==> zinc: inputs <==
==> flow/design.v <==
module PPU (
    input clk,
    input rst,
    input i_en,
    input [32-1:0] data_in,
    input [11:0] scaling_factor,
    output logic[6:0] data_out,
    output logic valid,
    output logic [31:0] data_in_out
);
logic [32 - 1:0] relu_out;
logic [32:0] data_shift;
logic [7:0] data_quant;
logic [8:0] data_temp;
always @(*) begin
    relu_out = (data_in[32 - 1])? 32'd0 : data_in;
    /*verilator lint_off WIDTHEXPAND*/
    /*verilator lint_off WIDTHTRUNC*/
    data_shift = ({relu_out, 1'b0} / scaling_factor);
    /*verilator lint_on WIDTHTRUNC*/
    /*verilator lint_on WIDTHEXPAND*/
    data_temp = (data_shift > 127)? 254 : data_shift[8:0] + {8'b0, data_shift[0]};
end
always @(posedge clk) begin
    if(rst) begin
        valid <= 1'd0;
        data_out <= 7'd0;
        data_in_out <= 32'd0;
    end
    else begin
        valid <= i_en;
        data_out <= (i_en)? data_temp[7:1] : 7'd0;
        data_in_out <= data_in;
    end
end
endmodule
==> flow/run.sh <==
#!/bin/bash
# the make line also repeats each setting of config.mk as NAME=value (left out here)
make -C /OpenROAD-flow-scripts/flow DESIGN_CONFIG=/design/flow/config.mk WORK_HOME=/design/flow/orfs CLKGATE_MAP_FILE= finish
==> flow/config.mk <==
export PLATFORM = sky130hd
export DESIGN_NAME = PPU
export DESIGN_NICKNAME = PPU
export VERILOG_FILES = /design/flow/design.v
export SDC_FILE = /design/flow/constraint.sdc
export NUM_CORES = 4
export LEC_CHECK = 0
export CAP_MARGIN = 20
export CORE_MARGIN = 2
export CORE_UTILIZATION = 65
export CTS_CLUSTER_DIAMETER = 40
export HOLD_SLACK_MARGIN = -0.1
export SLEW_MARGIN = 20
export TNS_END_PERCENT = 5
==> flow/constraint.sdc <==
create_clock -name core_clock -period 98.5 [get_ports {clk}]
set_input_delay 19.7000 -clock core_clock [delete_from_list [all_inputs] [get_ports {clk}]]
set_output_delay 19.7000 -clock core_clock [all_outputs]
set_load 0.01 [all_outputs]
==> raven: changes against zinc <==
==> flow/config.mk (replaced) <==
export PLATFORM = sky130hd
export DESIGN_NAME = PPU
export DESIGN_NICKNAME = PPU
export VERILOG_FILES = /design/flow/design.v
export SDC_FILE = /design/flow/constraint.sdc
export NUM_CORES = 4
export LEC_CHECK = 0
export ABC_AREA = 0
export CAP_MARGIN = 0
export CORE_MARGIN = 2
export CORE_UTILIZATION = 58
export GPL_ROUTABILITY_DRIVEN = 1
export MIN_ROUTING_LAYER = met1
export SLEW_MARGIN = 40
==> flow/constraint.sdc (replaced) <==
create_clock -name core_clock -period 147.0 [get_ports {clk}]
set_input_delay 29.4000 -clock core_clock [delete_from_list [all_inputs] [get_ports {clk}]]
set_output_delay 29.4000 -clock core_clock [all_outputs]
set_load 0.01 [all_outputs]
==> harbor: changes against zinc <==
--- a/flow/config.mk
+++ b/flow/config.mk
@@ -9,5 +9,5 @@
 export CORE_MARGIN = 2
-export CORE_UTILIZATION = 65
-export CTS_CLUSTER_DIAMETER = 40
-export HOLD_SLACK_MARGIN = -0.1
+export CORE_UTILIZATION = 68
+export CTS_CLUSTER_SIZE = 50
+export HOLD_SLACK_MARGIN = -0.09
 export SLEW_MARGIN = 20
==> flow/constraint.sdc (replaced) <==
create_clock -name core_clock -period 103.0 [get_ports {clk}]
set_input_delay 20.6000 -clock core_clock [delete_from_list [all_inputs] [get_ports {clk}]]
set_output_delay 20.6000 -clock core_clock [all_outputs]
set_load 0.01 [all_outputs]
==> pepper: changes against zinc <==
--- a/flow/config.mk
+++ b/flow/config.mk
@@ -7,7 +7,9 @@
 export LEC_CHECK = 0
+export ABC_AREA = 1
 export CAP_MARGIN = 20
 export CORE_MARGIN = 2
-export CORE_UTILIZATION = 65
-export CTS_CLUSTER_DIAMETER = 40
-export HOLD_SLACK_MARGIN = -0.1
+export CORE_UTILIZATION = 72
+export CTS_CLUSTER_SIZE = 15
+export MAX_ROUTING_LAYER = met4
+export PLACE_DENSITY = 0.35
 export SLEW_MARGIN = 20
==> flow/constraint.sdc (replaced) <==
create_clock -name core_clock -period 70.9 [get_ports {clk}]
set_input_delay 14.1800 -clock core_clock [delete_from_list [all_inputs] [get_ports {clk}]]
set_output_delay 14.1800 -clock core_clock [all_outputs]
set_load 0.01 [all_outputs]
==> reports/qor.yml <==
haltStage: "5_1_grt"
htreeDepth: 2
synth.cellmix.xorXnorShare_pct: 7.00
cts-buffers-inserted: 5
adder_share_pct: 17.5
core_um2: 36300
status: "aborted with a tool error"
error: "[ERROR GRT-0232] Routing congestion too high. Check the congestion heatmap in the GUI."
(the above is from zinc)
==> reports/qor.yml <==
status: "no timing/DRC/antenna violations"
core_um2: 40600
synth.cellmix.xorXnorShare_pct: 7.00
htreeDepth: 2
drtIter0Drc: 1793
cts-buffers-inserted: 5
fmax_mhz: 7.51
(the above is from raven)
==> reports/qor.yml <==
synth_top_area_share_pct: 17.4
haltStage: "5_1_grt"
core_um2: 34500
cts-buffers-inserted: 5
htreeDepth: 2
synth.cellmix.xorXnorShare_pct: 7.00
adder_share_pct: 17.5
yosysChipArea_um2: 23700
error: "[ERROR GRT-0232] Routing congestion too high. Check the congestion heatmap in the GUI."
ys.flops: 40
status: "aborted with a tool error"
(the above is from harbor)
==> reports/qor.yml <==
adder_share_pct: 14.8
error: "[ERROR DPL-0038] Utilization greater than 100%, impossible to legalize"
synth.cellmix.xorXnorShare_pct: 8.48
status: "aborted with a tool error"
core_um2: 38500
aoi_share_pct: 14.8
haltStage: "3_5_place_dp"
(the above is from pepper)

==> trial 20: inputs <==
// PPU: RTL as listed in full above, without the edits since
==> flow/config.mk <==
export PLATFORM = sky130hd
export DESIGN_NAME = PPU
export DESIGN_NICKNAME = PPU
export VERILOG_FILES = /design/flow/design.v
export SDC_FILE = /design/flow/constraint.sdc
export NUM_CORES = 4
export LEC_CHECK = 0
export CAP_MARGIN = 20
export CORE_MARGIN = 2
export CORE_UTILIZATION = 65
export CTS_CLUSTER_DIAMETER = 28
export MAX_ROUTING_LAYER = met4
export SLEW_MARGIN = 20
export TNS_END_PERCENT = 5
==> flow/constraint.sdc <==
create_clock -name core_clock -period 98.5 [get_ports {clk}]
set_input_delay 19.7000 -clock core_clock [delete_from_list [all_inputs] [get_ports {clk}]]
set_output_delay 19.7000 -clock core_clock [all_outputs]
set_load 0.01 [all_outputs]
run.sh (not shown) runs the stock make flow with config.mk's settings and CLKGATE_MAP_FILE=.
==> inputs of trial 12, as changes to trial 20 <==
--- a/flow/config.mk
+++ b/flow/config.mk
@@ -8,7 +8,10 @@
 export CAP_MARGIN = 20
+export CELL_PAD_IN_SITES_GLOBAL_PLACEMENT = 2
 export CORE_MARGIN = 2
-export CORE_UTILIZATION = 65
-export CTS_CLUSTER_DIAMETER = 28
-export MAX_ROUTING_LAYER = met4
+export CORE_UTILIZATION = 40
+export CTS_CLUSTER_DIAMETER = 78
+export CTS_CLUSTER_SIZE = 21
+export GPL_TIMING_DRIVEN = 0
+export PLACE_DENSITY = 0.95
+export SETUP_SLACK_MARGIN = 1.19
 export SLEW_MARGIN = 20
-export TNS_END_PERCENT = 5
==> flow/constraint.sdc (replaced) <==
create_clock -name core_clock -period 120.0 [get_ports {clk}]
set_input_delay 24.0000 -clock core_clock [delete_from_list [all_inputs] [get_ports {clk}]]
set_output_delay 24.0000 -clock core_clock [all_outputs]
set_load 0.01 [all_outputs]
==> inputs of build 27, as changes to trial 20 <==
--- a/flow/config.mk
+++ b/flow/config.mk
@@ -7,8 +7,8 @@
 export LEC_CHECK = 0
+export ABC_AREA = 1
 export CAP_MARGIN = 20
 export CORE_MARGIN = 2
-export CORE_UTILIZATION = 65
-export CTS_CLUSTER_DIAMETER = 28
+export CORE_UTILIZATION = 68
+export CTS_CLUSTER_SIZE = 15
 export MAX_ROUTING_LAYER = met4
 export SLEW_MARGIN = 20
-export TNS_END_PERCENT = 5
==> flow/constraint.sdc (replaced) <==
create_clock -name core_clock -period 70.9 [get_ports {clk}]
set_input_delay 14.1800 -clock core_clock [delete_from_list [all_inputs] [get_ports {clk}]]
set_output_delay 14.1800 -clock core_clock [all_outputs]
set_load 0.01 [all_outputs]
==> inputs of build 22, as changes to trial 20 <==
--- a/flow/config.mk
+++ b/flow/config.mk
@@ -7,8 +7,9 @@
 export LEC_CHECK = 0
+export ABC_AREA = 1
 export CAP_MARGIN = 20
 export CORE_MARGIN = 2
-export CORE_UTILIZATION = 65
-export CTS_CLUSTER_DIAMETER = 28
-export MAX_ROUTING_LAYER = met4
+export CORE_UTILIZATION = 62
+export CTS_CLUSTER_DIAMETER = 168
+export CTS_CLUSTER_SIZE = 99
 export SLEW_MARGIN = 20
-export TNS_END_PERCENT = 5
+export TNS_END_PERCENT = 10
==> flow/constraint.sdc (replaced) <==
create_clock -name core_clock -period 59.1 [get_ports {clk}]
set_input_delay 11.8200 -clock core_clock [delete_from_list [all_inputs] [get_ports {clk}]]
set_output_delay 11.8200 -clock core_clock [all_outputs]
set_load 0.01 [all_outputs]
==> results.py <==
# Auto-generated metrics
metrics = {
    "status": {
        "status": "did not finish",
        "error": "[ERROR DPL-0033] detailed placement checks failed during check placement.",
        "haltStage": "clock tree synthesis (4_1_cts)",
    },
    "logic_synthesis": {
        "adder_share_pct": 14.81,
        "fp_nets": 4862,
    },
}
That was build 22.
==> results.py <==
# Flow results
metrics = {
    "status": {
        "status": "no timing/DRC/antenna violations",
    },
    "logic_synthesis": {
        "top_logic_kind": "AND-OR/OR-AND gates",
        "adder_share_pct": 17.48,
        "fp_nets": 3736,
        "ys_seq_share_pct": 3.372,
    },
    "clocking": {
        "postCtsHoldBufs": 0,
        "cts.reportedPaths.clkPinSlew_ns": 0.06,
        "cts_resized": 243,
    },
    "global_routing": {
        "gr-usage-met3_pct": 1.157,
    },
    "routing": {
        "wl_met2_mm": 37.77,
    },
}
That was trial 12.
==> results.py <==
# Auto-generated metrics
metrics = {
    "logic_synthesis": {
        "fp_nets": 3736,
        "adder_share_pct": 17.48,
    },
    "status": {
        "status": "did not finish",
        "haltStage": "global routing (5_1_grt)",
        "error": "[ERROR GRT-0232] Routing congestion too high. Check the congestion heatmap in the GUI.",
    },
}
That was trial 20.
==> results.py <==
# Auto-generated metrics
metrics = {
    "status": {
        "status": "did not finish",
        "haltStage": "detailed placement (3_5_place_dp)",
        "error": "[ERROR DPL-0038] Utilization greater than 100%, impossible to legalize",
    },
    "logic_synthesis": {
        "adder_share_pct": 14.81,
        "fp_nets": 4862,
        "synth_top_cell_by_count": "nand2_1",
    },
}
That was build 27.

==> run a <==
// PPU: RTL as listed in full above, without the edits since
==> flow/config.mk <==
export PLATFORM = sky130hd
export DESIGN_NAME = PPU
export DESIGN_NICKNAME = PPU
export VERILOG_FILES = /design/flow/design.v
export SDC_FILE = /design/flow/constraint.sdc
export NUM_CORES = 4
export LEC_CHECK = 0
export CAP_MARGIN = 20
export CELL_PAD_IN_SITES_GLOBAL_PLACEMENT = 2
export CORE_ASPECT_RATIO = 0.5
export CORE_MARGIN = 2
export CORE_UTILIZATION = 40
export CTS_CLUSTER_DIAMETER = 377
export CTS_CLUSTER_SIZE = 21
export GPL_TIMING_DRIVEN = 0
export SETUP_SLACK_MARGIN = -2.0
export SLEW_MARGIN = 20
==> flow/constraint.sdc <==
create_clock -name core_clock -period 120.0 [get_ports {clk}]
set_input_delay 24.0000 -clock core_clock [delete_from_list [all_inputs] [get_ports {clk}]]
set_output_delay 24.0000 -clock core_clock [all_outputs]
set_load 0.01 [all_outputs]
==> inputs of run b, as changes to run a <==
- CELL_PAD_IN_SITES_GLOBAL_PLACEMENT: 2 -> not set
- CORE_ASPECT_RATIO: 0.5 -> not set
- CORE_UTILIZATION: 40 -> 63
- CTS_CLUSTER_DIAMETER: 377 -> not set
- CTS_CLUSTER_SIZE: 21 -> not set
- GPL_TIMING_DRIVEN: 0 -> not set
- HOLD_SLACK_MARGIN: not set -> -0.08
- MAX_ROUTING_LAYER: not set -> met4
- SETUP_SLACK_MARGIN: -2.0 -> not set
==> flow/constraint.sdc (replaced) <==
create_clock -name core_clock -period 100.0 [get_ports {clk}]
set_input_delay 20.0000 -clock core_clock [delete_from_list [all_inputs] [get_ports {clk}]]
set_output_delay 20.0000 -clock core_clock [all_outputs]
set_load 0.01 [all_outputs]
==> inputs of run c, as changes to run a <==
- CELL_PAD_IN_SITES_GLOBAL_PLACEMENT: 2 -> not set
- CORE_ASPECT_RATIO: 0.5 -> not set
- CORE_UTILIZATION: 40 -> 63
- CTS_CLUSTER_DIAMETER: 377 -> not set
- CTS_CLUSTER_SIZE: 21 -> not set
- GPL_TIMING_DRIVEN: 0 -> not set
- HOLD_SLACK_MARGIN: not set -> -0.08
- SETUP_SLACK_MARGIN: -2.0 -> not set
- TNS_END_PERCENT: not set -> 5
==> flow/constraint.sdc (replaced) <==
create_clock -name core_clock -period 100.0 [get_ports {clk}]
set_input_delay 20.0000 -clock core_clock [delete_from_list [all_inputs] [get_ports {clk}]]
set_output_delay 20.0000 -clock core_clock [all_outputs]
set_load 0.01 [all_outputs]
==> inputs of run d, as changes to run a <==
- CELL_PAD_IN_SITES_GLOBAL_PLACEMENT: 2 -> not set
- CORE_ASPECT_RATIO: 0.5 -> not set
- CTS_CLUSTER_DIAMETER: 377 -> 279
- CTS_CLUSTER_SIZE: 21 -> 10
- GPL_TIMING_DRIVEN: 0 -> not set
- PLACE_DENSITY: not set -> 0.79
- SETUP_SLACK_MARGIN: -2.0 -> not set
- SLEW_MARGIN: 20 -> 30
==> flow/constraint.sdc (replaced) <==
create_clock -name core_clock -period 205.0 [get_ports {clk}]
set_input_delay 41.0000 -clock core_clock [delete_from_list [all_inputs] [get_ports {clk}]]
set_output_delay 41.0000 -clock core_clock [all_outputs]
set_load 0.01 [all_outputs]
==> qor summary <==
item                                                                          run c           run a           run b           run d
Clock tree from TritonCTS                                                      done            done               -            done
Post-route antenna net violation count                                            0               0               -               0
Slew Viols, Final                                                                 0               0               -               0
WHS                                                                        20290 ps        24300 ps               -        41220 ps
Placed instance count                                                          4232            4233            4129            4167
Setup TNS after final layout                                              -27010 ps            0 ps               -            0 ps
Routed wl met3                                                              8220 um         2440 um               -         4220 um
Run status                                                 finished with violations  finished clean  did not finish  finished clean
Stage where the flow stopped                                                      -               -  global routing               -
Layout check failures                                                  setup timing               -               -               -
Clock buffer cells                                                                5               6               -               5
Cell Count, Final, Fillers Out                                                 4387            4355               -            4174
Data arrival at the endpoint of the critical path                         104130 ps       116560 ps               -       145080 ps
Detailed-routed wire length on met2                                        42400 um        36500 um               -        31800 um
Total wirelength of the detailed-routed design                             92500 um        80000 um               -        70800 um
Sort of element at the end of the critical path                           flip-flop       flip-flop               -       flip-flop

==> 01-06 <==
// PPU: RTL as listed in full above, without the edits since
export LEC_CHECK = 0
export ABC_AREA = 0
export CAP_MARGIN = 0
export CORE_ASPECT_RATIO = 0.5
export CORE_MARGIN = 2
export CORE_UTILIZATION = 64
export CTS_CLUSTER_DIAMETER = 53
export CTS_CLUSTER_SIZE = 10
export GPL_ROUTABILITY_DRIVEN = 0
export MIN_ROUTING_LAYER = met1
export PLACE_DENSITY = 0.9
export SETUP_SLACK_MARGIN = 5.0
export SLEW_MARGIN = 20
export TNS_END_PERCENT = 5
create_clock -name core_clock -period 182.0 [get_ports {clk}]
==> 04-13 (differences from 01-06) <==
- ABC_AREA: 0 -> unset
- CAP_MARGIN: 0 -> 20
- CORE_ASPECT_RATIO: 0.5 -> unset
- CORE_UTILIZATION: 64 -> 65
- CTS_CLUSTER_DIAMETER: 53 -> 30
- CTS_CLUSTER_SIZE: 10 -> unset
- GPL_ROUTABILITY_DRIVEN: 0 -> unset
- MAX_ROUTING_LAYER: unset -> met4
- MIN_ROUTING_LAYER: met1 -> unset
- PLACE_DENSITY: 0.9 -> unset
- SETUP_SLACK_MARGIN: 5.0 -> unset
==> flow/constraint.sdc (replaced) <==
create_clock -name core_clock -period 98.5 [get_ports {clk}]
set_input_delay 19.7000 -clock core_clock [delete_from_list [all_inputs] [get_ports {clk}]]
set_output_delay 19.7000 -clock core_clock [all_outputs]
set_load 0.01 [all_outputs]
==> 10-09 (differences from 01-06) <==
- ABC_AREA: 0 -> unset
- CAP_MARGIN: 0 -> 20
- CORE_ASPECT_RATIO: 0.5 -> unset
- CORE_UTILIZATION: 64 -> 57
- CTS_CLUSTER_DIAMETER: 53 -> unset
- CTS_CLUSTER_SIZE: 10 -> unset
- GPL_ROUTABILITY_DRIVEN: 0 -> unset
- MIN_ROUTING_LAYER: met1 -> unset
- PLACE_DENSITY: 0.9 -> unset
- SETUP_SLACK_MARGIN: 5.0 -> unset
==> flow/constraint.sdc (replaced) <==
create_clock -name core_clock -period 98.5 [get_ports {clk}]
set_input_delay 19.7000 -clock core_clock [delete_from_list [all_inputs] [get_ports {clk}]]
set_output_delay 19.7000 -clock core_clock [all_outputs]
set_load 0.01 [all_outputs]
==> notes <==
- 04-13 failed in global routing (GRT-0232). 10-09 finished but fails on negative setup slack. 01-06 produced a clean layout.
- In synthesized cell count, 10-09 and 01-06 do not differ.
- In 01-06 the design area is smaller than in 10-09, by about 20%.
- Against 01-06, the critical path depth of 10-09 is higher by 20.
- Between 10-09 and 01-06, the lower via count is in 01-06 (gap 14%, measured against 01-06).
==> figures <==
| metric | 10-09 | 01-06 | 04-13 |
|---|---|---|---|
| Status | finished with violations | complete, no violations | did not finish |
| Last stage reached | - | - | global routing |
| Violated checks | negative setup slack | - | - |
| Relative area of clock buffers and inverters in the final design | 0.00434 | 0.00652 | - |
| Post_cts resized | 91 | 0 | 150 |
| Tally of filler cells in the layout | 3101 | 2926 | - |
| Endpoint type of the worst setup path | flip-flop | flip-flop | - |
| Worst path most repeated cell | sky130_fd_sc_hd__o21a_1 | sky130_fd_sc_hd__o21a_1 | - |
| Non-Filler Instances | 4615 | 3883 | - |
| Buffers and inverters on the worst path | 65 | 20 | - |
| Data required time of the worst path | 98.74 ns | 182.21 ns | - |
